File: flow/design.v
`timescale 1ns / 1ps
module skin_detection(
    input clk,
    input n_rst,
    input [23:0] i_vid_data,
    input i_vid_hsync,
    input i_vid_vsync,
    input i_vid_VDE,
    input [3:0] sw,
    output reg [23:0] o_vid_data,
    output reg o_vid_hsync,
    output reg o_vid_vsync,
    output reg o_vid_VDE
);
    localparam [7:0] skin_y = 8'd80;
    localparam [7:0] skin_cb_min = 8'd70;  
    localparam [7:0] skin_cb_max = 8'd135;  
    localparam [7:0] skin_cr_min = 8'd120;  
    localparam [7:0] skin_cr_max = 8'd180;   
    reg signed [8:0] y, ytemp;
    reg signed [8:0] cb;
    reg signed [8:0] cr;
    reg signed [8:0] rtemp,gtemp,btemp, rtemp2, gtemp2, btemp2;
    localparam [7:0] r  = 8'd255;
    localparam [7:0] g = 8'd0;
    localparam [7:0] b = 8'd255;
    wire [7:0] red, green, blue;
    assign {red, blue, green} = i_vid_data;
    wire hsync = i_vid_hsync;
    wire vsync = i_vid_vsync;
    wire VDE = i_vid_VDE;
    always @(posedge clk) begin
        if(sw == 4'd1) begin
        ytemp <= 16+ (256*red+green*645+blue*98)/1000;
        cb <= (577*(btemp-ytemp))/1000+128;
        cr <= (713*(rtemp-ytemp))/1000+128;
        y <= ytemp;
        rtemp <= red;
        gtemp <= green;
        btemp <= blue;
        rtemp2 <= rtemp;
        gtemp2 <= gtemp;
        btemp2 <= btemp;
        if(y > skin_y && skin_cb_min < cb && skin_cb_max > cb && skin_cr_min < cr && skin_cr_max > cr) begin
            o_vid_data[23:16] <= rtemp2;
            o_vid_data[15:8] <= btemp2;
            o_vid_data[7:0] <= gtemp2;
        end else begin
            o_vid_data[23:16] <= r;
            o_vid_data[15:8] <= b;
            o_vid_data[7:0] <= g;
        end
        o_vid_hsync <=  hsync;
        o_vid_vsync <=  vsync;
        o_vid_VDE <=  VDE;
    end
    end
endmodule
`timescale 1ns / 1ps
module inversion(
    input clk,
    input n_rst,
    input [23:0] i_vid_data,
    input i_vid_hsync,
    input i_vid_vsync,
    input i_vid_VDE,
    input [3:0] sw,
    output reg [23:0] o_vid_data,
    output reg o_vid_hsync,
    output reg o_vid_vsync,
    output reg o_vid_VDE
);
    wire [7:0] red, green, blue;
    assign {red, green, blue} = i_vid_data;
 always @(posedge clk) begin
        if(sw == 4'd2) begin
            o_vid_data[23:16] <= 255-red;
            o_vid_data[15:8] <= 255-green;
            o_vid_data[7:0] <= 255-blue;
        end
        o_vid_hsync <= i_vid_hsync;
        o_vid_vsync <=  i_vid_vsync;
        o_vid_VDE <=  i_vid_VDE;
        end
endmodule
`timescale 1ns / 1ps
module position(
input clk,
    input n_rst,
    input [23:0] i_vid_data,
    input i_vid_hsync,
    input i_vid_vsync,
    input i_vid_VDE,
    input [3:0] sw,
    output reg [23:0] o_vid_data,
    output reg o_vid_hsync,
    output reg o_vid_vsync,
    output reg o_vid_VDE
);
    wire [7:0] red, green, blue;
    reg [16:0] vcount, hcount;
    reg [16:0] vcount_q, hcount_q;
    assign {red, blue, green} = i_vid_data;
    always @* begin
        hcount = hcount_q;
        vcount = vcount_q;
        if(!n_rst) begin
            hcount = 0;
            vcount = 0;
        end else
            if(i_vid_VDE) begin
        if(hcount_q>=16'd1919) begin
            hcount = 0;
            if(vcount_q>=16'd1079)
                vcount =0;
         else vcount = vcount_q +1;
    end else hcount = hcount_q +1;
    end
    end
    always @(posedge clk) begin
        hcount_q <= hcount;
        vcount_q <= vcount;
    end
    wire [7:0] grey = (3*red)/100 + (59*green)/100 + (11*blue)/100;
     always @(posedge clk) begin
           if(sw == 4'd3) begin
             if (hcount > 200 && hcount < 800) begin
                o_vid_data[23:16] <= grey;
                 o_vid_data[15:8] <= grey; 
                 o_vid_data[7:0] <= grey;         
           end
           else
             o_vid_data <= i_vid_data;
           end
           o_vid_hsync <= i_vid_hsync;
           o_vid_vsync <=  i_vid_vsync;
           o_vid_VDE <=  i_vid_VDE;
           end
endmodule
`timescale 1ns / 1ps
module colour_change #
(
    parameter DATA_WIDTH = 24  
)
(
    input  wire                   clk,
    input  wire                   n_rst,
    input  wire [DATA_WIDTH-1:0] i_vid_data,
    input  wire                  i_vid_hsync,
    input  wire                  i_vid_vsync,
    input  wire                  i_vid_VDE,
    output reg [DATA_WIDTH-1:0] o_vid_data,
    output reg                  o_vid_hsync,
    output reg                  o_vid_vsync,
    output reg                  o_vid_VDE,
    input wire [3:0] btn,
    input wire [3:0] sw,
    output wire [3:0] led 
);
 assign led = 4'd0;
 wire [23:0] out1, out2,out3;
   wire hsync, vsync, vde, hsync2, vsync2, vde2, hsync3, vsync3, vde3;
   always@* begin
       case(sw)
           4'd1:begin o_vid_data=out1;
           o_vid_hsync = hsync;
           o_vid_vsync = vsync;
           o_vid_VDE = vde;
           end
           4'd2: begin 
            o_vid_data=out2;
            o_vid_hsync = hsync2;
            o_vid_vsync = vsync2;
            o_vid_VDE = vde2;
           end
           4'd3: begin 
           o_vid_data=out3;
           o_vid_hsync = hsync3;
           o_vid_vsync = vsync3;
           o_vid_VDE = vde3;
          end
          default: begin
           o_vid_data=i_vid_data;
           o_vid_hsync = i_vid_hsync;
           o_vid_vsync = i_vid_vsync;
           o_vid_VDE = i_vid_VDE;
           end
       endcase
   end
   skin_detection skin(.clk(clk), .n_rst(n_rst), .i_vid_data(i_vid_data), .i_vid_hsync(i_vid_hsync), .i_vid_vsync(i_vid_vsync), .i_vid_VDE(i_vid_VDE), .o_vid_data(out1), .o_vid_hsync(hsync), .o_vid_vsync(vsync), .o_vid_VDE(vde), .sw(sw));
   inversion inverse(.clk(clk), .n_rst(n_rst), .i_vid_data(i_vid_data), .i_vid_hsync(i_vid_hsync), .i_vid_vsync(i_vid_vsync), .i_vid_VDE(i_vid_VDE), .o_vid_data(out2), .o_vid_hsync(hsync2), .o_vid_vsync(vsync2), .o_vid_VDE(vde2), .sw(sw));
   position pos(.clk(clk), .n_rst(n_rst), .i_vid_data(i_vid_data), .i_vid_hsync(i_vid_hsync), .i_vid_vsync(i_vid_vsync), .i_vid_VDE(i_vid_VDE), .o_vid_data(out3), .o_vid_hsync(hsync3), .o_vid_vsync(vsync3), .o_vid_VDE(vde3), .sw(sw));
endmodule
File: flow/run.sh
#!/bin/bash
# the make line also repeats each setting of config.mk as NAME=value (left out here)
make -C /OpenROAD-flow-scripts/flow DESIGN_CONFIG=/design/flow/config.mk WORK_HOME=/design/flow/orfs CLKGATE_MAP_FILE= finish
File: flow/config.mk
export PLATFORM = sky130hd
export DESIGN_NAME = colour_change
export DESIGN_NICKNAME = colour_change
export VERILOG_FILES = /design/flow/design.v
export SDC_FILE = /design/flow/constraint.sdc
export NUM_CORES = 4
export LEC_CHECK = 0
export ABC_AREA = 1
export CAP_MARGIN = 20
export CORE_MARGIN = 2
export CORE_UTILIZATION = 72
export CTS_CLUSTER_DIAMETER = 184
export CTS_CLUSTER_SIZE = 98
export PLACE_DENSITY = 0.37
export SLEW_MARGIN = 20
export TNS_END_PERCENT = 5
File: flow/constraint.sdc
create_clock -name core_clock -period 11.5 [get_ports {clk}]
set_input_delay 2.3000 -clock core_clock [delete_from_list [all_inputs] [get_ports {clk}]]
set_output_delay 2.3000 -clock core_clock [all_outputs]
set_load 0.01 [all_outputs]
==> reports/metrics.csv, run 1 <==
stage,metric,value,unit
yosys,cell count after synthesis,3234,
yosys,Post-synth area hogs,"edfxtp_1 20%, ha_1 15%, nand2_1 9.5%",
yosys,xor/xnor share,6.906,%
yosys,yosys adder share,20.35,%
floorplanning,Die X-Extent,187.2,µm
floorplanning,die area,0.03503,mm²
yosys,post-synthesis simple-gate area fraction,30.01,%
floorplanning,Die Height,187.2,µm
place,RePlAce Congestion,0.9105,
clock_network,Max H-tree Level,4,
yosys,"FFs w/ async S/R, synth",0,%
yosys,cells in synth_stat.txt,3234,
yosys,Commonest cells post-synth,"612 x nand2_1, 567 x inv_1, 284 x ha_1",
yosys,Logic family by area,simple AND/OR/NAND/NOR gates,
run_status,tool error,[ERROR GRT-0116] Global routing finished with congestion. Check the congestion regions in the DRC Viewer.,
floorplanning,core footprint,0.03328,mm²
yosys,"Top FF cell, synth",edfxtp_1,
run_status,status,did not finish,
yosys,syn avg cell area,7.468,µm²
grt,total track usage,69.85,%
yosys,"area share, top type",19.77,%
yosys,"Cell Area, Synth",0.02415,mm²
yosys,MUX share of area,0,%
clock_network,clock tree buffer depth,2,
clock_network,# hold bufs at CTS,0,
yosys,Flops after synth,179,
yosys,Yosys warning total,4,
clock_network,Root Buffer,clkbuf_16,
yosys,area reported by Yosys stat,0.02415,mm²
yosys,ao+oa area frac,10.58,%
clock_network,Clock Sink Count,179,
floorplanning,IO Count,68,
floorplanning,Cell Rows,67,
run_status,stage reached,5_1_grt,
yosys,post-synth top area cell,edfxtp_1,
yosys,"Seq/Total Area, Yosys",21.43,%
yosys,"EDFF count, synth",159,
place,dpl hpwl,54270,µm
grt,global route total overflow,5,
yosys,Synth cell types,83,
yosys,Synth top cell by count,nand2_1,
floorplanning,FP Core Util,72.57,%
place,Buffers on Ports,59,
clock_network,TritonCTS Buffers,17,
place,placed cell count,4238,
==> per-stage QoR <==
step / setup TNS (ps) / worst slack [ps] / cell area [µm²]
after global placement: -23940 / -1217 / 29240
after CTS: -19150 / -783.1 / 31330
after floorplan: -2897 / -356.1 / 24310
after detailed placement: -58920 / -2292 / 29240
==> timing repair <==
| action | CTS |
|---|---|
| setup buffers | 67 |
| pin swaps | 141 |
| cloned | 1 |
| resized | 240 |
| endpoints found under the setup margin | 45 |
==> layer usage <==
metal	overflow	global-route usage (%)
met1	0	68.59
met4	5	69.93
met5	0	18.27
met2	0	90.84
met3	0	51.26
==> run 2, diff against run 1 <==
- CORE_UTILIZATION: 72 -> 70
- CTS_CLUSTER_DIAMETER: 184 -> 238
- CTS_CLUSTER_SIZE: 98 -> 37
- PLACE_DENSITY: 0.37 -> default
- SETUP_SLACK_MARGIN: default -> 0.42
- TNS_END_PERCENT: 5 -> default
- clock period: 11.5 -> 12.8 ns (I/O delays scaled with it)
==> reports/metrics.csv, run 2 <==
stage,metric,value,unit,change
worst_setup_path,"Largest delay share family, worst path",simple AND/OR/NAND/NOR gates,,
finish,nets,3979,,
yosys,post-synth top area cell,edfxtp_1,,unchanged
yosys,"Top FF cell, synth",edfxtp_1,,unchanged
yosys,Yosys warning total,4,,unchanged
timing,Worst Tran Pin Value,1413,ps,
timing,endpoints failing hold,0,,
grt,total track usage,32.29,%,
timing,RSZ-0062 raised after global routing,true,,
clock_network,Late-Pin Clk Latency,480,ps,
detailed_routing,wire per inst,23.16,µm,
floorplanning,Die X-Extent,189.8,µm,was 187.2 µm
floorplanning,Cell Rows,68,,was 67
floorplanning,FP Core Util,70.44,%,was 72.57%
yosys,yosys adder share,20.35,%,unchanged
worst_hold_path,Hold Path Cell Cnt,0,,
timing,relative slew slack,5.459,%,
yosys,xor/xnor share,6.906,%,unchanged
place,Buffers on Ports,59,,unchanged
yosys,Logic family by area,simple AND/OR/NAND/NOR gates,,unchanged
worst_setup_path,largest stage delay on the critical path,950,ps,
detailed_routing,DRT Wirelength,94100,µm,
detailed_routing,number of remaining DRC errors,0,,
clock_network,Root Buffer,clkbuf_16,,unchanged
grt,largest net degree at the start of global routing,87,,
grt,initial antenna violation count,10,,
grt,global route total overflow,0,,
detailed_routing,First-pass DRT Iterations,22,,
run_status,SO Viols,setup timing,,
finish,final instance count without filler cells,4064,,
floorplanning,IO Count,68,,unchanged
yosys,Post-synth area hogs,"edfxtp_1 20%, ha_1 15%, nand2_1 9.5%",,unchanged
worst_setup_path,arrival time worst endpoint,16060,ps,
clock_network,CTS tree,done,,
yosys,cells in synth_stat.txt,3234,,unchanged
timing,final setup fails,32,,
worst_setup_path,crit path launch,skin.rtemp[0]$_DFFE_PN_,,
finish,final core occ,90.76,%,
worst_hold_path,Hold Path Origin,skin.gtemp[4]$_DFFE_PN_,,
yosys,"Seq/Total Area, Yosys",21.43,%,unchanged
clock_network,# hold bufs at CTS,0,,unchanged
timing,setup ws final,-3096,ps,
place,dpl hpwl,45680,µm,was 54270 µm
timing,Hold WS,425.3,ps,
worst_hold_path,Hold EP,skin.gtemp2[4]$_DFFE_PN_,,
yosys,post-synthesis simple-gate area fraction,30.01,%,unchanged
yosys,cell count after synthesis,3234,,unchanged
grt,first-pass GRT wire length,96260,µm,
yosys,"area share, top type",19.77,%,unchanged
worst_setup_path,Levels on crit path,87,,
worst_setup_path,Critical Path Slowest Stage Cell,xor2_1,,
worst_setup_path,Worst Path Required,12970,ps,
finish,Comb gate area,0.01930,mm²,
worst_setup_path,Worst Setup Start Kind,register,,
place,RePlAce Congestion,0.9341,,was 0.9105
timing,Slew Limit Fails,0,,
timing,Final Cycle Share,124.2,%,
worst_setup_path,FF-to-FF End,skin.cr[8]$_DFFE_PN_,,
worst_setup_path,"Max FO, Critical Path",14,,
detailed_routing,DR vias/cell,6.585,,
detailed_routing,initial drt markers,3645,,
clock_network,Max H-tree Level,4,,unchanged
place,placed cell count,3867,,was 4238
timing,setup tns final,-29820,ps,
timing,Worst Skew,35.04,ps,
worst_setup_path,critical path class,reg -> reg,,
finish,area delta synth->final,28.85,%,
worst_setup_path,"reg-to-reg slack, setup",-3100,ps,
detailed_routing,total number of vias,26760,,
grt,vias in the first global route,21380,,
flow_run,Max-Cap Viols,0,,
timing,Final min period,15900,ps,
yosys,syn avg cell area,7.468,µm²,unchanged
worst_setup_path,worst r2r src,skin.rtemp[0]$_DFFE_PN_,,
worst_hold_path,Hold WC Path Type,reg -> reg,,
timing,fmax,0.06291,GHz,
flow_run,Tool Warnings,55,,
floorplanning,die area,0.03601,mm²,was 0.03503 mm²
yosys,MUX share of area,0,%,unchanged
yosys,Synth top cell by count,nand2_1,,unchanged
worst_setup_path,crit end category,register,,
worst_setup_path,CP most frequent cell,nand2_2,,
clock_network,TritonCTS Buffers,17,,unchanged
yosys,Synth cell types,83,,unchanged
clock_network,Clock Sink Count,179,,unchanged
yosys,ao+oa area frac,10.58,%,unchanged
yosys,"FFs w/ async S/R, synth",0,%,unchanged
yosys,Flops after synth,179,,unchanged
run_status,status,finished with violations,,was did not finish
finish,Seq. cell area,0.005175,mm²,
worst_setup_path,worst path bufs/invs,19,,
worst_setup_path,R2R depth,87,,
floorplanning,core footprint,0.03429,mm²,was 0.03328 mm²
yosys,"EDFF count, synth",159,,unchanged
yosys,"Cell Area, Synth",0.02415,mm²,unchanged
detailed_routing,remaining antenna violation count,0,,
clock_network,clock tree buffer depth,2,,unchanged
clock_network,clock transition at the registers of the reported paths,80,ps,
finish,# fillers,1394,,
floorplanning,Die Height,189.8,µm,was 187.2 µm
yosys,area reported by Yosys stat,0.02415,mm²,unchanged
worst_setup_path,Worst setup endpoint,skin.cr[8]$_DFFE_PN_,,
yosys,Commonest cells post-synth,"612 x nand2_1, 567 x inv_1, 284 x ha_1",,unchanged
-- run 2: stage by stage --
step	area [µm²]	setup WS (ps)
CTS	27660	420.7
global placement	26330	-468.0
global route	31110	-4009
finish	31120	-3096
detailed placement	26330	-841.8
floorplan	24240	421.0
-- run 2: layout make-up --
cell class	instances	area share, %
Clock buffer	17	1.367
Timing Repair Buffer	361	9.569
Clock inverter	15	0.5870
Tap cell	455	1.829
Timing Repair inverter	1	0.02815
Antenna cell	6	0.04825
Multi-Input combinational cell	2397	62.01
Inverter	633	7.929
Sequential cell	179	16.63
-- run 2: per-layer routing --
metal  GRT usage [%]  vias up  wire length [µm]
met5               0        -               645
met4           10.79       24              9651
met3           2.435     1048             11620
met2           61.06     2131             41850
met1           38.64    12380             30330
li1                -    11180                 -
-- run 2: what timing repair did --
item,4_1_cts,5_1_grt
pin swaps,61,323
gates resized,122,569
endpoints found under the setup margin,31,45
setup buffers,32,125
gates cloned,1,1
==> run 3, diff against run 2 <==
- CAP_MARGIN: 20 -> 10
- CELL_PAD_IN_SITES_DETAIL_PLACEMENT: default -> 0
- CORE_UTILIZATION: 70 -> 23
- CTS_CLUSTER_DIAMETER: 238 -> default
- CTS_CLUSTER_SIZE: 37 -> default
- MAX_ROUTING_LAYER: default -> met5
- PLACE_DENSITY_LB_ADDON: default -> 0.03
- SETUP_SLACK_MARGIN: 0.42 -> default
- TNS_END_PERCENT: default -> 95
- clock period: 12.8 -> 15.5 ns (I/O delays scaled with it)
==> reports/metrics.csv, run 3 <==
stage,metric,value,unit,change
worst_setup_path,Worst Setup Start Kind,input pin,,was register
timing,Final min period,14250,ps,
detailed_routing,total number of vias,19920,,was 26760
worst_hold_path,Hold Path Cell Cnt,0,,unchanged
flow_run,Tool Warnings,51,,was 55
clock_network,Late-Pin Clk Latency,490,ps,was 480 ps
yosys,"Cell Area, Synth",0.02415,mm²,unchanged
yosys,post-synth top area cell,edfxtp_1,,unchanged
yosys,Commonest cells post-synth,"612 x nand2_1, 567 x inv_1, 284 x ha_1",,unchanged
detailed_routing,wire per inst,14.50,µm,was 23.16 µm
grt,first-pass GRT wire length,110500,µm,was 96260 µm
finish,nets,3709,,was 3979
floorplanning,core footprint,0.1038,mm²,was 0.03429 mm²
yosys,cells in synth_stat.txt,3234,,unchanged
worst_setup_path,Worst setup endpoint,pos.o_vid_data[7]$_DFFE_PN_,,was skin.cr[8]$_DFFE_PN_
yosys,"Seq/Total Area, Yosys",21.43,%,unchanged
place,pre-CTS setup slack,513.9,ps,was -841.8 ps
yosys,MUX share of area,0,%,unchanged
floorplanning,Cell Rows,118,,was 68
place,Buffers on Ports,59,,unchanged
worst_setup_path,"Max FO, Critical Path",7,,was 14
worst_hold_path,Hold WC Path Type,reg -> reg,,unchanged
floorplanning,Die X-Extent,328.1,µm,was 189.8 µm
finish,area delta synth->final,12.97,%,was 28.85%
yosys,Post-synth area hogs,"edfxtp_1 20%, ha_1 15%, nand2_1 9.5%",,unchanged
clock_network,Root Buffer,clkbuf_16,,unchanged
yosys,Yosys warning total,4,,unchanged
yosys,Flops after synth,179,,unchanged
grt,global route total overflow,0,,unchanged
detailed_routing,DR vias/cell,4.227,,was 6.585
clock_network,TritonCTS Buffers,17,,unchanged
yosys,post-synthesis simple-gate area fraction,30.01,%,unchanged
grt,initial antenna violation count,2,,was 10
place,dpl hpwl,56950,µm,was 45680 µm
worst_setup_path,FF-to-FF End,skin.cr[8]$_DFFE_PN_,,unchanged
timing,setup ws final,1248,ps,was -3096 ps
clock_network,clock tree buffer depth,2,,unchanged
worst_setup_path,largest stage delay on the critical path,570,ps,was 950 ps
worst_setup_path,worst path bufs/invs,15,,was 19
worst_setup_path,crit end category,register,,unchanged
worst_setup_path,Levels on crit path,79,,was 87
yosys,ao+oa area frac,10.58,%,unchanged
run_status,status,no timing/DRC/antenna violations,,was finished with violations
floorplanning,die area,0.1076,mm²,was 0.03601 mm²
grt,largest net degree at the start of global routing,65,,was 87
flow_run,Max-Cap Viols,0,,unchanged
yosys,"FFs w/ async S/R, synth",0,%,unchanged
worst_hold_path,Hold EP,skin.gtemp2[3]$_DFFE_PN_,,was skin.gtemp2[4]$_DFFE_PN_
clock_network,clock transition at the registers of the reported paths,70,ps,was 80 ps
yosys,"Top FF cell, synth",edfxtp_1,,unchanged
detailed_routing,DRT Wirelength,68350,µm,was 94100 µm
worst_setup_path,Worst Path Required,15720,ps,was 12970 ps
timing,endpoints failing hold,0,,unchanged
worst_setup_path,arrival time worst endpoint,14470,ps,was 16060 ps
finish,Comb gate area,0.01650,mm²,was 0.01930 mm²
timing,Worst Skew,19.42,ps,was 35.04 ps
worst_setup_path,"reg-to-reg slack, setup",1760,ps,was -3100 ps
yosys,xor/xnor share,6.906,%,unchanged
worst_setup_path,crit path launch,i_vid_data[0],,was skin.rtemp[0]$_DFFE_PN_
floorplanning,FP Core Util,23.27,%,was 70.44%
timing,setup tns final,0,ps,was -29820 ps
grt,grt met2 use,22.49,%,was 61.06%
yosys,"EDFF count, synth",159,,unchanged
floorplanning,IO Count,68,,unchanged
worst_setup_path,CP most frequent cell,nand2_1,,was nand2_2
yosys,area reported by Yosys stat,0.02415,mm²,unchanged
yosys,yosys adder share,20.35,%,unchanged
finish,# fillers,11360,,was 1394
finish,final core occ,26.29,%,was 90.76%
finish,Seq. cell area,0.005175,mm²,unchanged
yosys,cell count after synthesis,3234,,unchanged
yosys,Synth top cell by count,nand2_1,,unchanged
grt,vias in the first global route,20040,,was 21380
timing,Final Cycle Share,91.95,%,was 124.2%
yosys,syn avg cell area,7.468,µm²,unchanged
detailed_routing,initial drt markers,856,,was 3645
grt,met3 Use GR,1.359,%,was 2.435%
timing,relative slew slack,42.68,%,was 5.459%
floorplanning,Die Height,328.1,µm,was 189.8 µm
grt,total track usage,13.02,%,was 32.29%
clock_network,# hold bufs at CTS,0,,unchanged
timing,fmax,0.07017,GHz,
clock_network,CTS tree,done,,unchanged
grt,met1 Track Usage GR,17.51,%,was 38.64%
yosys,Synth cell types,83,,unchanged
clock_network,Max H-tree Level,4,,unchanged
timing,Slew Limit Fails,0,,unchanged
yosys,"area share, top type",19.77,%,unchanged
detailed_routing,remaining antenna violation count,0,,unchanged
detailed_routing,number of remaining DRC errors,0,,unchanged
yosys,Logic family by area,simple AND/OR/NAND/NOR gates,,unchanged
worst_setup_path,Critical Path Slowest Stage Cell,fa_1,,was xor2_1
worst_setup_path,critical path class,in -> reg,,was reg -> reg
detailed_routing,First-pass DRT Iterations,5,,was 22
timing,Worst Tran Pin Value,859.8,ps,was 1413 ps
worst_setup_path,R2R depth,91,,was 87
clock_network,Clock Sink Count,179,,unchanged
worst_setup_path,worst r2r src,skin.rtemp[0]$_DFFE_PN_,,unchanged
worst_hold_path,Hold Path Origin,skin.gtemp[3]$_DFFE_PN_,,was skin.gtemp[4]$_DFFE_PN_
worst_setup_path,"Largest delay share family, worst path",simple AND/OR/NAND/NOR gates,,unchanged
place,RePlAce Congestion,0.7443,,was 0.9341
timing,final setup fails,0,,was 32
grt,gr busiest metal,met2,,unchanged
==> run 3: repair_timing <==
item | in CTS | in global routing
setup buffers | 0 | 0
setup endpoints to repair | 0 | 9
gates resized | 0 | 16
==> run 3: layout make-up <==
cell class / instances / share of cell area, %
Inverter: 633 / 8.810
Timing Repair Buffer: 93 / 3.118
Clock inverter: 12 / 0.7016
Sequential cell: 179 / 18.97
Clock buffer: 19 / 1.587
Tap cell: 1380 / 6.329
Multi-Input combinational cell: 2396 / 60.48
Antenna cell: 1 / 0.009172
==> run 3: per-layer routing <==
layer	vias up	part of all wire, %	routed length [µm]
met1	9107	49	33610
li1	10630	-	-
met5	-	0	0
met4	0	1.0	682
met2	155	48	32930
met3	31	1.6	1125
==> run 3: through the flow <==
| stage | cell area [µm²] | instances | hold WS (ps) |
|---|---|---|---|
| CTS | 27210 | 4712 | 425.5 |
| global route | 27280 | 4712 | 435.8 |
| finish | 27280 | 4713 | 423.4 |
| floorplan | 24160 | 3237 | 400.3 |
| detailed placement | 26580 | 4681 | 406.2 |
| global placement | 26580 | 4681 | 400.7 |
==> run 4, diff against run 3 <==
- CAP_MARGIN: 10 -> 25
- CELL_PAD_IN_SITES_DETAIL_PLACEMENT: 0 -> default
- CELL_PAD_IN_SITES_GLOBAL_PLACEMENT: default -> 0
- CORE_UTILIZATION: 23 -> 65
- CTS_CLUSTER_DIAMETER: default -> 214
- MAX_ROUTING_LAYER: met5 -> default
- PLACE_DENSITY_LB_ADDON: 0.03 -> 0.04
- SETUP_SLACK_MARGIN: default -> 5.0
- TNS_END_PERCENT: 95 -> 70
- clock period: 15.5 -> 17.5 ns (I/O delays scaled with it)
==> reports/metrics.csv, run 4 <==
stage,metric,value,unit,change
run_status,status,no timing/DRC/antenna violations,,unchanged
worst_setup_path,Critical Path Slowest Stage Cell,fa_2,,was fa_1
finish,nets,3908,,was 3709
worst_setup_path,largest stage delay on the critical path,680,ps,was 570 ps
place,placed cell count,3740,,was 4681
timing,Worst Skew,15.56,ps,was 19.42 ps
worst_setup_path,worst path bufs/invs,11,,was 15
timing,setup tns final,0,ps,unchanged
flow_run,Tool Warnings,55,,was 51
yosys,"area share, top type",19.77,%,unchanged
clock_network,Clock Sink Count,179,,unchanged
yosys,xor/xnor share,6.906,%,unchanged
detailed_routing,wire per inst,17.86,µm,was 14.50 µm
timing,RSZ-0062 raised after global routing,true,,
yosys,cell count after synthesis,3234,,unchanged
floorplanning,FP Core Util,65.97,%,was 23.27%
detailed_routing,DRT Wirelength,71430,µm,was 68350 µm
timing,fmax,0.06904,GHz,
yosys,Yosys warning total,4,,unchanged
place,Buffers on Ports,59,,unchanged
worst_setup_path,Worst setup endpoint,pos.o_vid_data[6]$_DFFE_PN_,,was pos.o_vid_data[7]$_DFFE_PN_
worst_setup_path,"reg-to-reg slack, setup",4750,ps,was 1760 ps
worst_setup_path,Worst Path Required,17780,ps,was 15720 ps
detailed_routing,initial drt markers,1826,,was 856
grt,total track usage,30.07,%,was 13.02%
yosys,"FFs w/ async S/R, synth",0,%,unchanged
yosys,ao+oa area frac,10.58,%,unchanged
floorplanning,Die X-Extent,196.8,µm,was 328.1 µm
detailed_routing,DR vias/cell,5.859,,was 4.227
grt,first-pass GRT wire length,96270,µm,was 110500 µm
floorplanning,Die Height,196.8,µm,was 328.1 µm
detailed_routing,number of remaining DRC errors,0,,unchanged
yosys,area reported by Yosys stat,0.02415,mm²,unchanged
worst_setup_path,CP most frequent cell,nand2_2,,was nand2_1
grt,global route total overflow,0,,unchanged
yosys,"EDFF count, synth",159,,unchanged
detailed_routing,Antenna Cells,0,,was 1
place,placed cell area,0.02537,mm²,was 0.02658 mm²
grt,largest net degree at the start of global routing,87,,was 65
clock_network,clock transition at the registers of the reported paths,90,ps,was 70 ps
detailed_routing,First-pass DRT Iterations,6,,was 5
worst_setup_path,Levels on crit path,74,,was 79
worst_setup_path,crit path launch,i_vid_data[3],,was i_vid_data[0]
floorplanning,core footprint,0.03661,mm²,was 0.1038 mm²
finish,post-route cell area,0.03085,mm²,was 0.02728 mm²
floorplanning,Cell Rows,70,,was 118
yosys,"Top FF cell, synth",edfxtp_1,,unchanged
place,RePlAce Congestion,0.9073,,was 0.7443
yosys,post-synthesis simple-gate area fraction,30.01,%,unchanged
yosys,Commonest cells post-synth,"612 x nand2_1, 567 x inv_1, 284 x ha_1",,unchanged
timing,Worst Tran Pin Value,1084,ps,was 859.8 ps
grt,initial antenna violation count,0,,was 2
timing,relative slew slack,27.65,%,was 42.68%
grt,vias in the first global route,21150,,was 20040
timing,Hold WS,432.3,ps,was 423.4 ps
clock_network,Late-Pin Clk Latency,450,ps,was 490 ps
worst_setup_path,"Largest delay share family, worst path",simple AND/OR/NAND/NOR gates,,unchanged
worst_hold_path,Hold Path Cell Cnt,0,,unchanged
yosys,post-synth top area cell,edfxtp_1,,unchanged
yosys,Post-synth area hogs,"edfxtp_1 20%, ha_1 15%, nand2_1 9.5%",,unchanged
worst_setup_path,worst r2r src,skin.ytemp[0]$_DFFE_PN_,,was skin.rtemp[0]$_DFFE_PN_
finish,final instance count without filler cells,4000,,was 4713
timing,final setup fails,0,,unchanged
yosys,yosys adder share,20.35,%,unchanged
worst_hold_path,Hold Path Origin,skin.gtemp[2]$_DFFE_PN_,,was skin.gtemp[3]$_DFFE_PN_
worst_hold_path,Hold WC Path Type,reg -> reg,,unchanged
worst_setup_path,"Max FO, Critical Path",10,,was 7
clock_network,clock tree buffer depth,2,,unchanged
worst_setup_path,FF-to-FF End,skin.cr[8]$_DFFE_PN_,,unchanged
clock_network,Root Buffer,clkbuf_16,,unchanged
floorplanning,die area,0.03871,mm²,was 0.1076 mm²
timing,Final min period,14480,ps,
yosys,syn avg cell area,7.468,µm²,unchanged
finish,area delta synth->final,27.73,%,was 12.97%
detailed_routing,total number of vias,23440,,was 19920
yosys,"Cell Area, Synth",0.02415,mm²,unchanged
worst_setup_path,R2R depth,87,,was 91
yosys,Synth top cell by count,nand2_1,,unchanged
yosys,"Seq/Total Area, Yosys",21.43,%,unchanged
detailed_routing,remaining antenna violation count,0,,unchanged
clock_network,TritonCTS Buffers,17,,unchanged
floorplanning,IO Count,68,,unchanged
yosys,Synth cell types,83,,unchanged
yosys,Logic family by area,simple AND/OR/NAND/NOR gates,,unchanged
yosys,Flops after synth,179,,unchanged
timing,endpoints failing hold,0,,unchanged
worst_setup_path,Worst Setup Start Kind,input pin,,unchanged
yosys,MUX share of area,0,%,unchanged
worst_setup_path,arrival time worst endpoint,14770,ps,was 14470 ps
timing,Slew Limit Fails,0,,unchanged
timing,Final Cycle Share,82.77,%,was 91.95%
worst_setup_path,critical path class,in -> reg,,unchanged
place,dpl hpwl,43550,µm,was 56950 µm
clock_network,Max H-tree Level,4,,unchanged
worst_setup_path,crit end category,register,,unchanged
worst_hold_path,Hold EP,skin.gtemp2[2]$_DFFE_PN_,,was skin.gtemp2[3]$_DFFE_PN_
clock_network,# hold bufs at CTS,0,,unchanged
clock_network,CTS tree,done,,unchanged
flow_run,Max-Cap Viols,0,,unchanged
yosys,cells in synth_stat.txt,3234,,unchanged
-- run 4: layout make-up --
type / count / area [µm²]
Tap cell: 468 / 585.6
Inverter: 633 / 2471
Clock buffer: 17 / 425.4
Sequential cell: 179 / 5175
Multi-Input combinational cell: 2398 / 19540
Clock inverter: 15 / 193.9
Timing Repair inverter: 1 / 8.758
Fill cell: 2087 / 5761
Timing Repair Buffer: 289 / 2447
-- run 4: routing by layer --
| layer | vias to the layer above | track usage, % | part of all wire, % |
|---|---|---|---|
| met2 | 925 | 55.92 | 51 |
| li1 | 11050 | - | - |
| met5 | - | 0 | 0 |
| met3 | 329 | 2.875 | 5.2 |
| met1 | 11130 | 35.74 | 38 |
| met4 | 0 | 11.56 | 5.9 |
-- run 4: stage by stage --
step	setup slack (ps)	util (%)
6_report	3016	84.27
4_1_cts	4376	74.55
5_1_grt	2479	84.27
3_5_place_dp	1974	69.31
2_1_floorplan	4473	-
3_3_place_gp	2244	69.31
-- run 4: what timing repair did --
item                                    CTS  global route
endpoints found under the setup margin   44            45
buffers inserted                         86           138
pin swaps                                68           307
gates cloned                              2             1
gates resized                           226           555
==> run 5, diff against run 4 <==
- CORE_UTILIZATION: 65 -> 71
- CTS_CLUSTER_SIZE: default -> 14
- HOLD_SLACK_MARGIN: default -> -0.1
- SETUP_SLACK_MARGIN: 5.0 -> -0.87
- clock period: 17.5 -> 11.2 ns (I/O delays scaled with it)
==> reports/metrics.csv, run 5 <==
stage,metric,value,unit,change
yosys,"Cell Area, Synth",0.02415,mm²,unchanged
place,pre-CTS setup slack,-2578,ps,was 1974 ps
yosys,Logic family by area,simple AND/OR/NAND/NOR gates,,unchanged
run_status,status,did not finish,,was no timing/DRC/antenna violations
floorplanning,IO Count,68,,unchanged
yosys,area reported by Yosys stat,0.02415,mm²,unchanged
grt,global route total overflow,187,,
floorplanning,Cell Rows,67,,was 70
yosys,post-synthesis simple-gate area fraction,30.01,%,unchanged
clock_network,clock tree buffer depth,2,,unchanged
yosys,xor/xnor share,6.906,%,unchanged
clock_network,Clock Sink Count,179,,unchanged
yosys,MUX share of area,0,%,unchanged
yosys,"Seq/Total Area, Yosys",21.43,%,unchanged
clock_network,Max H-tree Level,4,,unchanged
run_status,tool error,[ERROR GRT-0232] Routing congestion too high. Check the congestion heatmap in the GUI.,,
yosys,ao+oa area frac,10.58,%,unchanged
floorplanning,Die Height,188.4,µm,was 196.8 µm
yosys,Synth cell types,83,,unchanged
clock_network,TritonCTS Buffers,17,,unchanged
yosys,Yosys warning total,4,,unchanged
yosys,"Top FF cell, synth",edfxtp_1,,unchanged
place,Buffers on Ports,59,,unchanged
yosys,Post-synth area hogs,"edfxtp_1 20%, ha_1 15%, nand2_1 9.5%",,unchanged
yosys,cell count after synthesis,3234,,unchanged
yosys,Commonest cells post-synth,"612 x nand2_1, 567 x inv_1, 284 x ha_1",,unchanged
yosys,"FFs w/ async S/R, synth",0,%,unchanged
yosys,cells in synth_stat.txt,3234,,unchanged
yosys,Flops after synth,179,,unchanged
yosys,syn avg cell area,7.468,µm²,unchanged
yosys,"area share, top type",19.77,%,unchanged
yosys,"EDFF count, synth",159,,unchanged
place,dpl hpwl,54960,µm,was 43550 µm
yosys,yosys adder share,20.35,%,unchanged
grt,total track usage,81.26,%,
place,RePlAce Congestion,0.9184,,was 0.9073
floorplanning,die area,0.03551,mm²,was 0.03871 mm²
yosys,Synth top cell by count,nand2_1,,unchanged
run_status,stage reached,5_1_grt,,
clock_network,Root Buffer,clkbuf_16,,unchanged
floorplanning,core footprint,0.03353,mm²,was 0.03661 mm²
floorplanning,FP Core Util,72.03,%,was 65.97%
floorplanning,Die X-Extent,188.4,µm,was 196.8 µm
yosys,post-synth top area cell,edfxtp_1,,unchanged
[run 5: metrics by stage]
stage,cells,area [µm²]
after floorplan,3237,24240
after detailed placement,4291,29570
after CTS,4394,31130
after global placement,4291,29570
[run 5: what timing repair did]
| item | in CTS |
|---|---|
| hold buffers | 0 |
| setup buffers | 77 |
| pin swaps | 88 |
| setup endpoints to repair | 37 |
| hold endpoints to repair | 0 |
| gates resized | 132 |
[run 5: metal layers]
metal,overflow,track usage (%)
met5,0,47.94
met4,90,85.73
met3,3,67.70
met2,90,96.66
met1,4,78.08
==> run 6, diff against run 5 <==
- ABC_AREA: 1 -> default
- CAP_MARGIN: 25 -> 20
- CELL_PAD_IN_SITES_DETAIL_PLACEMENT: default -> 0
- CELL_PAD_IN_SITES_GLOBAL_PLACEMENT: 0 -> default
- CORE_ASPECT_RATIO: default -> 1.61
- CORE_UTILIZATION: 71 -> 38
- CTS_CLUSTER_DIAMETER: 214 -> default
- CTS_CLUSTER_SIZE: 14 -> default
- GPL_TIMING_DRIVEN: default -> 0
- HOLD_SLACK_MARGIN: -0.1 -> default
- MAX_ROUTING_LAYER: default -> met4
- MIN_ROUTING_LAYER: default -> met2
- PLACE_DENSITY_LB_ADDON: 0.04 -> default
- SETUP_SLACK_MARGIN: -0.87 -> 4.07
- TNS_END_PERCENT: 70 -> default
- clock period: 11.2 -> 18.7 ns (I/O delays scaled with it)
==> reports/metrics.csv, run 6 <==
stage,metric,value,unit,change
run_status,status,no timing/DRC/antenna violations,,was did not finish
yosys,post-synth top area cell,edfxtp_1,,unchanged
yosys,Synth top cell by count,nand2_1,,unchanged
worst_setup_path,"Largest delay share family, worst path",adder cells,,
worst_setup_path,critical path class,in -> reg,,
detailed_routing,total number of vias,34650,,
yosys,"area share, top type",18.28,%,was 19.77%
place,RePlAce Congestion,0.9591,,was 0.9184
detailed_routing,DR vias/cell,8.031,,
yosys,cell count after synthesis,3106,,was 3234
worst_setup_path,"reg-to-reg slack, setup",3980,ps,
finish,nets,3822,,
yosys,Synth cell types,146,,was 83
grt,vias in the first global route,34830,,
yosys,MUX share of area,4.067,%,was 0%
clock_network,CTS tree,done,,
grt,initial antenna violation count,0,,
finish,final core occ,48.70,%,
floorplanning,IO Count,68,,unchanged
worst_setup_path,arrival time worst endpoint,15280,ps,
timing,endpoints failing hold,0,,
worst_setup_path,worst r2r src,skin.ytemp[1]$_DFFE_PN_,,
place,placed cell count,4042,,was 4291
worst_setup_path,FF-to-FF End,skin.cr[8]$_DFFE_PN_,,
detailed_routing,number of remaining DRC errors,0,,
finish,Seq. cell area,0.005175,mm²,
flow_run,Max-Cap Viols,0,,
place,placed cell area,0.02819,mm²,was 0.02957 mm²
yosys,"Top FF cell, synth",edfxtp_1,,unchanged
yosys,yosys adder share,19.91,%,was 20.35%
finish,post-route cell area,0.03330,mm²,
detailed_routing,highest routed metal layer,met4,,
clock_network,clock transition at the registers of the reported paths,80,ps,
timing,final setup fails,0,,
detailed_routing,Met3 Routed Length,26730,µm,
timing,Worst Skew,18.39,ps,
worst_setup_path,CP most frequent cell,maj3_2,,
timing,fmax,0.06634,GHz,
clock_network,TritonCTS Buffers,17,,unchanged
floorplanning,Die X-Extent,210.6,µm,was 188.4 µm
grt,largest net degree at the start of global routing,27,,
worst_hold_path,Hold Path Origin,skin.gtemp[4]$_DFFE_PN_,,
timing,Final Cycle Share,80.61,%,
worst_setup_path,Worst setup endpoint,pos.o_vid_data[21]$_DFFE_PN_,,
floorplanning,Cell Rows,122,,was 67
timing,Final min period,15070,ps,
clock_network,clock tree buffer depth,2,,unchanged
detailed_routing,First-pass DRT Iterations,20,,
detailed_routing,routed wl met2,45140,µm,
worst_setup_path,largest stage delay on the critical path,520,ps,
yosys,post-synthesis simple-gate area fraction,19.30,%,was 30.01%
worst_setup_path,"Max FO, Critical Path",5,,
detailed_routing,DRT Wirelength,82310,µm,
worst_setup_path,worst path bufs/invs,8,,
yosys,Commonest cells post-synth,"304 x nand2_1, 285 x ha_1, 251 x inv_1",,"was 612 x nand2_1, 567 x inv_1, 284 x ha_1"
yosys,cells in synth_stat.txt,3106,,was 3234
clock_network,Late-Pin Clk Latency,470,ps,
place,dpl hpwl,59590,µm,was 54960 µm
yosys,"Cell Area, Synth",0.02612,mm²,was 0.02415 mm²
flow_run,Tool Warnings,54,,
place,Buffers on Ports,58,,was 59
yosys,Post-synth area hogs,"edfxtp_1 18%, ha_1 14%, xnor2_1 5.9%",,"was edfxtp_1 20%, ha_1 15%, nand2_1 9.5%"
timing,setup tns final,0,ps,
worst_setup_path,Worst Path Required,18910,ps,
worst_hold_path,Hold WC Path Type,reg -> reg,,
clock_network,Clock Sink Count,179,,unchanged
yosys,"FFs w/ async S/R, synth",0,%,unchanged
grt,first-pass GRT wire length,124700,µm,
worst_setup_path,Worst Setup Start Kind,input pin,,
floorplanning,FP Core Util,38.20,%,was 72.03%
worst_setup_path,Critical Path Slowest Stage Cell,fa_1,,
worst_setup_path,crit path launch,i_vid_data[0],,
worst_hold_path,Hold EP,skin.gtemp2[4]$_DFFE_PN_,,
yosys,"Seq/Total Area, Yosys",19.81,%,was 21.43%
place,pre-CTS setup slack,1319,ps,was -2578 ps
floorplanning,core footprint,0.06839,mm²,was 0.03353 mm²
detailed_routing,wire per inst,19.08,µm,
timing,Hold WS,429.9,ps,
yosys,Logic family by area,AND-OR/OR-AND gates,,was simple AND/OR/NAND/NOR gates
yosys,syn avg cell area,8.410,µm²,was 7.468 µm²
yosys,Yosys warning total,4,,unchanged
detailed_routing,remaining antenna violation count,0,,
finish,# fillers,6553,,
finish,final instance count without filler cells,4315,,
timing,Slew Limit Fails,0,,
detailed_routing,DRT met1 WL,0,µm,
grt,total track usage,34.77,%,
finish,Comb gate area,0.02235,mm²,
timing,RSZ-0062 raised after global routing,true,,
worst_setup_path,crit end category,register,,
timing,relative slew slack,22.79,%,
finish,area delta synth->final,27.49,%,
yosys,Flops after synth,179,,unchanged
timing,Worst Tran Pin Value,1150,ps,
yosys,"EDFF count, synth",159,,unchanged
floorplanning,Die Height,336.7,µm,was 188.4 µm
clock_network,Root Buffer,clkbuf_16,,unchanged
yosys,area reported by Yosys stat,0.02612,mm²,was 0.02415 mm²
detailed_routing,initial drt markers,7787,,
clock_network,# hold bufs at CTS,0,,unchanged
yosys,xor/xnor share,8.464,%,was 6.906%
timing,setup ws final,3625,ps,
worst_setup_path,Levels on crit path,57,,
yosys,ao+oa area frac,23.13,%,was 10.58%
grt,global route total overflow,0,,
clock_network,Max H-tree Level,4,,unchanged
floorplanning,die area,0.07091,mm²,was 0.03551 mm²
worst_hold_path,Hold Path Cell Cnt,0,,
worst_setup_path,R2R depth,59,,
[run 6: cell type report]
type | count | share of cell area, %
inverter | 253 | 2.904
buffer | 80 | 1.582
tap | 868 | 3.261
antenna | 2 | 0.01503
multi-input combinational | 2598 | 67.12
sequential | 179 | 15.54
timing repair buffer | 303 | 7.755
clock buffer | 17 | 1.277
clock inverter | 15 | 0.5448
[run 6: what timing repair did]
action / in CTS / in global routing
setup buffers: 94 / 143
endpoints found under the setup margin: 46 / 45
gates cloned: 0 / 2
endpoints found under the hold margin: 0 / 0
pin swaps: 69 / 179
gates resized: 266 / 371
[run 6: layer usage]
metal / up-vias / GRT usage (%)
li1: 12020 / -
met2: 9150 / 46.40
met3: 1292 / 36.71
met5: - / -
met1: 12200 / -
met4: 0 / 6.847
==> run 7, diff against run 6 <==
- ABC_AREA: default -> 1
- CAP_MARGIN: 20 -> 25
- CELL_PAD_IN_SITES_DETAIL_PLACEMENT: 0 -> default
- CELL_PAD_IN_SITES_GLOBAL_PLACEMENT: default -> 0
- CORE_ASPECT_RATIO: 1.61 -> default
- CORE_UTILIZATION: 38 -> 72
- CTS_CLUSTER_DIAMETER: default -> 214
- CTS_CLUSTER_SIZE: default -> 74
- GPL_TIMING_DRIVEN: 0 -> default
- HOLD_SLACK_MARGIN: default -> 0.08
- MIN_ROUTING_LAYER: met2 -> default
- PLACE_DENSITY_LB_ADDON: default -> 0.21
- SETUP_SLACK_MARGIN: 4.07 -> -0.52
- SLEW_MARGIN: 20 -> 0
- TNS_END_PERCENT: default -> 70
- clock period: 18.7 -> 11.3 ns (I/O delays scaled with it)
==> reports/metrics.csv, run 7 <==
stage,metric,value,unit,change
run_status,status,did not finish,,was no timing/DRC/antenna violations
run_status,stage reached,5_1_grt,,
run_status,tool error,[ERROR GRT-0116] Global routing finished with congestion. Check the congestion regions in the DRC Viewer.,,
yosys,ao+oa area frac,10.58,%,was 23.13%
floorplanning,Die X-Extent,187.2,µm,was 210.6 µm
clock_network,TritonCTS Buffers,17,,unchanged
clock_network,# hold bufs at CTS,0,,unchanged
yosys,"Top FF cell, synth",edfxtp_1,,unchanged
yosys,Logic family by area,simple AND/OR/NAND/NOR gates,,was AND-OR/OR-AND gates
yosys,"FFs w/ async S/R, synth",0,%,unchanged
place,placed cell area,0.02949,mm²,was 0.02819 mm²
yosys,cells in synth_stat.txt,3234,,was 3106
floorplanning,core footprint,0.03328,mm²,was 0.06839 mm²
yosys,yosys adder share,20.35,%,was 19.91%
place,pre-CTS setup slack,-2148,ps,was 1319 ps
yosys,Commonest cells post-synth,"612 x nand2_1, 567 x inv_1, 284 x ha_1",,"was 304 x nand2_1, 285 x ha_1, 251 x inv_1"
yosys,area reported by Yosys stat,0.02415,mm²,was 0.02612 mm²
yosys,post-synth top area cell,edfxtp_1,,unchanged
place,RePlAce Congestion,0.9489,,was 0.9591
floorplanning,Die Height,187.2,µm,was 336.7 µm
clock_network,Clock Sink Count,179,,unchanged
floorplanning,IO Count,68,,unchanged
grt,total track usage,80.77,%,
yosys,Post-synth area hogs,"edfxtp_1 20%, ha_1 15%, nand2_1 9.5%",,"was edfxtp_1 18%, ha_1 14%, xnor2_1 5.9%"
clock_network,clock tree buffer depth,2,,unchanged
yosys,"EDFF count, synth",159,,unchanged
place,dpl hpwl,58220,µm,was 59590 µm
yosys,Synth cell types,83,,was 146
place,Buffers on Ports,59,,was 58
yosys,"Seq/Total Area, Yosys",21.43,%,was 19.81%
yosys,"area share, top type",19.77,%,was 18.28%
yosys,MUX share of area,0,%,was 4.067%
floorplanning,Cell Rows,67,,was 122
clock_network,Root Buffer,clkbuf_16,,unchanged
floorplanning,die area,0.03503,mm²,was 0.07091 mm²
yosys,Synth top cell by count,nand2_1,,unchanged
yosys,Yosys warning total,4,,unchanged
floorplanning,FP Core Util,72.57,%,was 38.20%
clock_network,Max H-tree Level,4,,unchanged
yosys,cell count after synthesis,3234,,was 3106
yosys,post-synthesis simple-gate area fraction,30.01,%,was 19.30%
grt,global route total overflow,522,,
yosys,xor/xnor share,6.906,%,was 8.464%
yosys,Flops after synth,179,,unchanged
yosys,"Cell Area, Synth",0.02415,mm²,was 0.02612 mm²
yosys,syn avg cell area,7.468,µm²,was 8.410 µm²
## run 7: metrics by stage
| step | hold WS [ps] | setup TNS [ps] | cells |
|---|---|---|---|
| 2_1_floorplan | 400.3 | -5814 | 3237 |
| 4_1_cts | 425.5 | -19650 | 4419 |
| 3_5_place_dp | 408.4 | -66610 | 4272 |
| 3_3_place_gp | 400.4 | -34280 | 4272 |
## run 7: routing by layer
| layer | GRT overflow | global-route usage (%) |
|---|---|---|
| met1 | 6 | 71.75 |
| met2 | 324 | 102.5 |
| met5 | - | - |
| met3 | 3 | 54.78 |
| met4 | 189 | 99.21 |
## run 7: repair_timing
| action | in CTS |
|---|---|
| gates cloned | 1 |
| gates resized | 376 |
| buffers inserted | 124 |
| endpoints found under the setup margin | 45 |
| pin swaps | 256 |
==> run 8, diff against run 7 <==
- ABC_AREA: 1 -> default
- CAP_MARGIN: 25 -> 40
- CELL_PAD_IN_SITES_GLOBAL_PLACEMENT: 0 -> default
- CORE_UTILIZATION: 72 -> 57
- CTS_CLUSTER_DIAMETER: 214 -> default
- CTS_CLUSTER_SIZE: 74 -> default
- HOLD_SLACK_MARGIN: 0.08 -> default
- MAX_ROUTING_LAYER: met4 -> default
- PLACE_DENSITY_LB_ADDON: 0.21 -> 0.15
- SETUP_SLACK_MARGIN: -0.52 -> 4.73
- SLEW_MARGIN: 0 -> 40
- TNS_END_PERCENT: 70 -> 20
- clock period: 11.3 -> 23.6 ns (I/O delays scaled with it)
==> reports/metrics.csv, run 8 <==
stage,metric,value,unit,change
yosys,Yosys warning total,4,,unchanged
timing,setup tns final,0,ps,
timing,Slew Limit Fails,0,,
timing,Final Cycle Share,77.16,%,
worst_setup_path,"Max FO, Critical Path",8,,
clock_network,Late-Pin Clk Latency,440,ps,
worst_hold_path,Hold Path Cell Cnt,0,,
floorplanning,Cell Rows,78,,was 67
grt,global route total overflow,0,,
worst_setup_path,Worst Setup Start Kind,input pin,,
worst_hold_path,Hold WC Path Type,reg -> reg,,
timing,relative slew slack,45.69,%,
place,Buffers on Ports,59,,unchanged
clock_network,# hold bufs at CTS,0,,unchanged
grt,vias in the first global route,22330,,
yosys,"EDFF count, synth",159,,unchanged
clock_network,Clock Sink Count,179,,unchanged
yosys,cell count after synthesis,3106,,was 3234
grt,largest net degree at the start of global routing,71,,
yosys,Commonest cells post-synth,"304 x nand2_1, 285 x ha_1, 251 x inv_1",,"was 612 x nand2_1, 567 x inv_1, 284 x ha_1"
place,RePlAce Congestion,0.8882,,was 0.9489
worst_setup_path,Levels on crit path,57,,
timing,Worst Skew,12.98,ps,
place,pre-CTS setup slack,4054,ps,was -2148 ps
worst_hold_path,Hold EP,skin.gtemp2[4]$_DFFE_PN_,,
timing,RSZ-0062 raised after global routing,false,,
clock_network,clock transition at the registers of the reported paths,80,ps,
yosys,cells in synth_stat.txt,3106,,was 3234
worst_setup_path,Worst Path Required,23780,ps,
flow_run,Tool Warnings,51,,
grt,first-pass GRT wire length,108500,µm,
clock_network,CTS tree,done,,
finish,nets,3517,,
yosys,Logic family by area,AND-OR/OR-AND gates,,was simple AND/OR/NAND/NOR gates
flow_run,Max-Cap Viols,0,,
place,dpl hpwl,51740,µm,was 58220 µm
worst_setup_path,"Largest delay share family, worst path",AND-OR/OR-AND gates,,
yosys,Flops after synth,179,,unchanged
timing,Final min period,18210,ps,
detailed_routing,DRT Wirelength,66080,µm,
timing,endpoints failing hold,0,,
floorplanning,die area,0.04755,mm²,was 0.03503 mm²
worst_setup_path,arrival time worst endpoint,18390,ps,
clock_network,Root Buffer,clkbuf_16,,unchanged
worst_setup_path,crit end category,register,,
yosys,ao+oa area frac,23.13,%,was 10.58%
worst_setup_path,worst r2r src,skin.ytemp[0]$_DFFE_PN_,,
finish,final instance count without filler cells,3740,,
detailed_routing,remaining antenna violation count,0,,
yosys,"Cell Area, Synth",0.02612,mm²,was 0.02415 mm²
worst_setup_path,"reg-to-reg slack, setup",6390,ps,
clock_network,TritonCTS Buffers,17,,unchanged
timing,Hold WS,416.0,ps,
worst_hold_path,Hold Path Origin,skin.gtemp[4]$_DFFE_PN_,,
clock_network,Max H-tree Level,4,,unchanged
worst_setup_path,critical path class,in -> reg,,
yosys,xor/xnor share,8.464,%,was 6.906%
worst_setup_path,CP most frequent cell,maj3_1,,
yosys,yosys adder share,19.91,%,was 20.35%
clock_network,clock tree buffer depth,2,,unchanged
worst_setup_path,worst path bufs/invs,6,,
worst_setup_path,Worst setup endpoint,pos.o_vid_data[7]$_DFFE_PN_,,
yosys,"area share, top type",18.28,%,was 19.77%
yosys,area reported by Yosys stat,0.02612,mm²,was 0.02415 mm²
yosys,"FFs w/ async S/R, synth",0,%,unchanged
timing,Worst Tran Pin Value,812.6,ps,
run_status,status,no timing/DRC/antenna violations,,was did not finish
detailed_routing,DR vias/cell,6.308,,
timing,final setup fails,0,,
detailed_routing,initial drt markers,1683,,
worst_setup_path,Critical Path Slowest Stage Cell,fa_1,,
detailed_routing,wire per inst,17.67,µm,
place,placed cell count,3704,,was 4272
timing,fmax,0.05492,GHz,
yosys,post-synthesis simple-gate area fraction,19.30,%,was 30.01%
detailed_routing,First-pass DRT Iterations,7,,
detailed_routing,number of remaining DRC errors,0,,
yosys,"Seq/Total Area, Yosys",19.81,%,was 21.43%
floorplanning,IO Count,68,,unchanged
floorplanning,core footprint,0.04528,mm²,was 0.03328 mm²
worst_setup_path,crit path launch,i_vid_data[0],,
yosys,"Top FF cell, synth",edfxtp_1,,unchanged
grt,total track usage,27.34,%,
floorplanning,FP Core Util,57.68,%,was 72.57%
grt,initial antenna violation count,1,,
worst_setup_path,R2R depth,57,,
yosys,syn avg cell area,8.410,µm²,was 7.468 µm²
floorplanning,Die X-Extent,218.1,µm,was 187.2 µm
yosys,Synth top cell by count,nand2_1,,unchanged
yosys,MUX share of area,4.067,%,was 0%
floorplanning,Die Height,218.1,µm,was 187.2 µm
timing,setup ws final,5390,ps,
yosys,Synth cell types,146,,was 83
detailed_routing,Antenna Cells,0,,
yosys,Post-synth area hogs,"edfxtp_1 18%, ha_1 14%, xnor2_1 5.9%",,"was edfxtp_1 20%, ha_1 15%, nand2_1 9.5%"
worst_setup_path,FF-to-FF End,skin.cb[8]$_DFFE_PN_,,
worst_setup_path,largest stage delay on the critical path,580,ps,
detailed_routing,total number of vias,23590,,
finish,area delta synth->final,7.066,%,
yosys,post-synth top area cell,edfxtp_1,,unchanged
## run 8: what timing repair did
item                       CTS  global route
buffers inserted             0             2
pin swaps                    0             5
setup endpoints to repair    9            24
gates resized                1            29
cloned                       0             0
## run 8: metrics by stage
step	util, %	cell area (µm²)
global placement	59.98	27160
CTS	61.35	27780
floorplan	-	26130
finish	61.76	27970
global route	61.76	27970
detailed placement	60.09	27210
## run 8: final cells by class
type                            instances  area, µm²
Tap cell                              600      750.7
Multi-Input combinational cell       2597      19780
Inverter                              253      949.7
Fill cell                            3943      17320
Clock inverter                         15      140.1
Timing Repair Buffer                   79      743.2
Sequential cell                       179       5175
Clock buffer                           17      425.4
## run 8: routing by layer
layer	up-vias	share of wire (%)	global-route usage, %
met5	-	0.011	0
li1	11510	-	-
met3	101	4.0	2.273
met1	11310	46	35.98
met4	2	2.1	6.961
met2	670	48	48.28
==> run 9, diff against run 8 <==
- ABC_AREA: default -> 1
- CAP_MARGIN: 40 -> 20
- CORE_UTILIZATION: 57 -> 72
- CTS_CLUSTER_DIAMETER: default -> 184
- CTS_CLUSTER_SIZE: default -> 98
- HOLD_SLACK_MARGIN: default -> 0.28
- PLACE_DENSITY_LB_ADDON: 0.15 -> default
- SETUP_SLACK_MARGIN: 4.73 -> default
- SLEW_MARGIN: 40 -> 20
- TNS_END_PERCENT: 20 -> default
- clock period: 23.6 -> 12.7 ns (I/O delays scaled with it)
==> reports/metrics.csv, run 9 <==
stage,metric,value,unit,change
yosys,"FFs w/ async S/R, synth",0,%,unchanged
yosys,syn avg cell area,7.468,µm²,was 8.410 µm²
yosys,"Cell Area, Synth",0.02415,mm²,was 0.02612 mm²
yosys,cell count after synthesis,3234,,was 3106
flow_run,Tool Warnings,54,,was 51
clock_network,Max H-tree Level,4,,unchanged
yosys,xor/xnor share,6.906,%,was 8.464%
clock_network,clock transition at the registers of the reported paths,90,ps,was 80 ps
worst_setup_path,critical path class,in -> reg,,unchanged
timing,Slew Limit Fails,0,,unchanged
grt,global route total overflow,0,,unchanged
finish,nets,3909,,was 3517
timing,final setup fails,20,,was 0
timing,Final min period,13500,ps,
yosys,Synth cell types,83,,was 146
worst_setup_path,"Max FO, Critical Path",6,,was 8
detailed_routing,DR vias/cell,6.021,,was 6.308
flow_run,Max-Cap Viols,0,,unchanged
floorplanning,Cell Rows,67,,was 78
place,Buffers on Ports,59,,unchanged
worst_setup_path,crit end category,register,,unchanged
place,dpl hpwl,46310,µm,was 51740 µm
clock_network,CTS tree,done,,unchanged
floorplanning,FP Core Util,72.57,%,was 57.68%
clock_network,Root Buffer,clkbuf_16,,unchanged
worst_setup_path,worst r2r src,skin.ytemp[4]$_DFFE_PN_,,was skin.ytemp[0]$_DFFE_PN_
timing,Worst Tran Pin Value,1134,ps,was 812.6 ps
worst_setup_path,Worst setup endpoint,pos.o_vid_data[15]$_DFFE_PN_,,was pos.o_vid_data[7]$_DFFE_PN_
yosys,ao+oa area frac,10.58,%,was 23.13%
grt,vias in the first global route,21580,,was 22330
detailed_routing,initial drt markers,2002,,was 1683
floorplanning,Die Height,187.2,µm,was 218.1 µm
run_status,status,finished with violations,,was no timing/DRC/antenna violations
yosys,Logic family by area,simple AND/OR/NAND/NOR gates,,was AND-OR/OR-AND gates
grt,total track usage,33.37,%,was 27.34%
yosys,Yosys warning total,4,,unchanged
worst_setup_path,arrival time worst endpoint,13670,ps,was 18390 ps
worst_setup_path,Worst Setup Start Kind,input pin,,unchanged
finish,area delta synth->final,23.02,%,was 7.066%
clock_network,Clock Sink Count,179,,unchanged
worst_hold_path,Hold WC Path Type,reg -> reg,,unchanged
worst_hold_path,Hold Path Origin,skin.gtemp[5]$_DFFE_PN_,,was skin.gtemp[4]$_DFFE_PN_
clock_network,Late-Pin Clk Latency,460,ps,was 440 ps
worst_setup_path,"Largest delay share family, worst path",simple AND/OR/NAND/NOR gates,,was AND-OR/OR-AND gates
yosys,post-synthesis simple-gate area fraction,30.01,%,was 19.30%
clock_network,# hold bufs at CTS,0,,unchanged
detailed_routing,Antenna Cells,0,,unchanged
grt,largest net degree at the start of global routing,87,,was 71
yosys,Post-synth area hogs,"edfxtp_1 20%, ha_1 15%, nand2_1 9.5%",,"was edfxtp_1 18%, ha_1 14%, xnor2_1 5.9%"
worst_setup_path,R2R depth,84,,was 57
yosys,"Seq/Total Area, Yosys",21.43,%,was 19.81%
worst_setup_path,Worst Path Required,12870,ps,was 23780 ps
yosys,"Top FF cell, synth",edfxtp_1,,unchanged
detailed_routing,number of remaining DRC errors,0,,unchanged
worst_setup_path,crit path launch,i_vid_data[3],,was i_vid_data[0]
timing,endpoints failing hold,0,,unchanged
worst_setup_path,worst path bufs/invs,13,,was 6
timing,fmax,0.07410,GHz,
yosys,"EDFF count, synth",159,,unchanged
worst_setup_path,CP most frequent cell,nand2_1,,was maj3_1
yosys,Synth top cell by count,nand2_1,,unchanged
detailed_routing,wire per inst,18.33,µm,was 17.67 µm
timing,Final Cycle Share,106.3,%,was 77.16%
yosys,Commonest cells post-synth,"612 x nand2_1, 567 x inv_1, 284 x ha_1",,"was 304 x nand2_1, 285 x ha_1, 251 x inv_1"
detailed_routing,DRT Wirelength,72970,µm,was 66080 µm
floorplanning,Die X-Extent,187.2,µm,was 218.1 µm
yosys,yosys adder share,20.35,%,was 19.91%
worst_hold_path,Hold EP,skin.gtemp2[5]$_DFFE_PN_,,was skin.gtemp2[4]$_DFFE_PN_
yosys,MUX share of area,0,%,was 4.067%
timing,relative slew slack,24.39,%,was 45.69%
clock_network,TritonCTS Buffers,17,,unchanged
yosys,area reported by Yosys stat,0.02415,mm²,was 0.02612 mm²
detailed_routing,First-pass DRT Iterations,6,,was 7
grt,first-pass GRT wire length,97960,µm,was 108500 µm
timing,Worst Skew,16.68,ps,was 12.98 ps
worst_hold_path,Hold Path Cell Cnt,0,,unchanged
clock_network,clock tree buffer depth,2,,unchanged
detailed_routing,remaining antenna violation count,0,,unchanged
yosys,post-synth top area cell,edfxtp_1,,unchanged
yosys,cells in synth_stat.txt,3234,,was 3106
worst_setup_path,largest stage delay on the critical path,640,ps,was 580 ps
worst_setup_path,FF-to-FF End,skin.cr[8]$_DFFE_PN_,,was skin.cb[8]$_DFFE_PN_
detailed_routing,total number of vias,23970,,was 23590
floorplanning,core footprint,0.03328,mm²,was 0.04528 mm²
worst_setup_path,Critical Path Slowest Stage Cell,fa_1,,unchanged
worst_setup_path,Levels on crit path,72,,was 57
run_status,SO Viols,setup timing,,
timing,RSZ-0062 raised after global routing,true,,was false
timing,Hold WS,431.9,ps,was 416.0 ps
timing,setup tns final,-10980,ps,was 0 ps
timing,setup ws final,-796.0,ps,was 5390 ps
yosys,Flops after synth,179,,unchanged
yosys,"area share, top type",19.77,%,was 18.28%
grt,initial antenna violation count,0,,was 1
place,RePlAce Congestion,0.9135,,was 0.8882
floorplanning,IO Count,68,,unchanged
worst_setup_path,"reg-to-reg slack, setup",-250,ps,was 6390 ps
floorplanning,die area,0.03503,mm²,was 0.04755 mm²
==> run 9: repair_timing <==
| action | 4_1_cts | 5_1_grt |
|---|---|---|
| endpoints found under the setup margin | 24 | 45 |
| setup buffers | 16 | 82 |
| cloned | 0 | 5 |
| gates resized | 56 | 449 |
| pin swaps | 17 | 233 |
==> run 9: layout make-up <==
class                   count  area (µm²)
multi-input cells        2398       18460
flip-flops and latches    179        5175
fillers                  1601        3570
inverters                 633        2449
repair buffers            289        2407
well taps                 448       560.5
clock buffers              17       425.4
clock inverters            15       217.7
repair inverters            2       17.52
==> run 9: metrics by stage <==
step / cells / utilization (%) / cell area (µm²) / setup WS (ps)
after CTS: 3894 / 81.60 / 27160 / 10.50
after detailed placement: 3846 / 78.54 / 26140 / -1169
after floorplan: 3237 / - / 24160 / 149.5
after global placement: 3846 / 78.54 / 26140 / -679.8
after global routing: 3981 / 89.27 / 29710 / -1075
final: 3981 / 89.27 / 29710 / -796.0
==> run 9: layer usage <==
metal	part of all wire [%]	GRT usage, %	wire, µm	vias up
met5	0	0	0	-
met1	36	39.85	26540	11140
li1	-	-	-	11050
met4	7.8	15.08	5702	0
met3	6.6	2.814	4782	475
met2	49	61.08	35950	1299
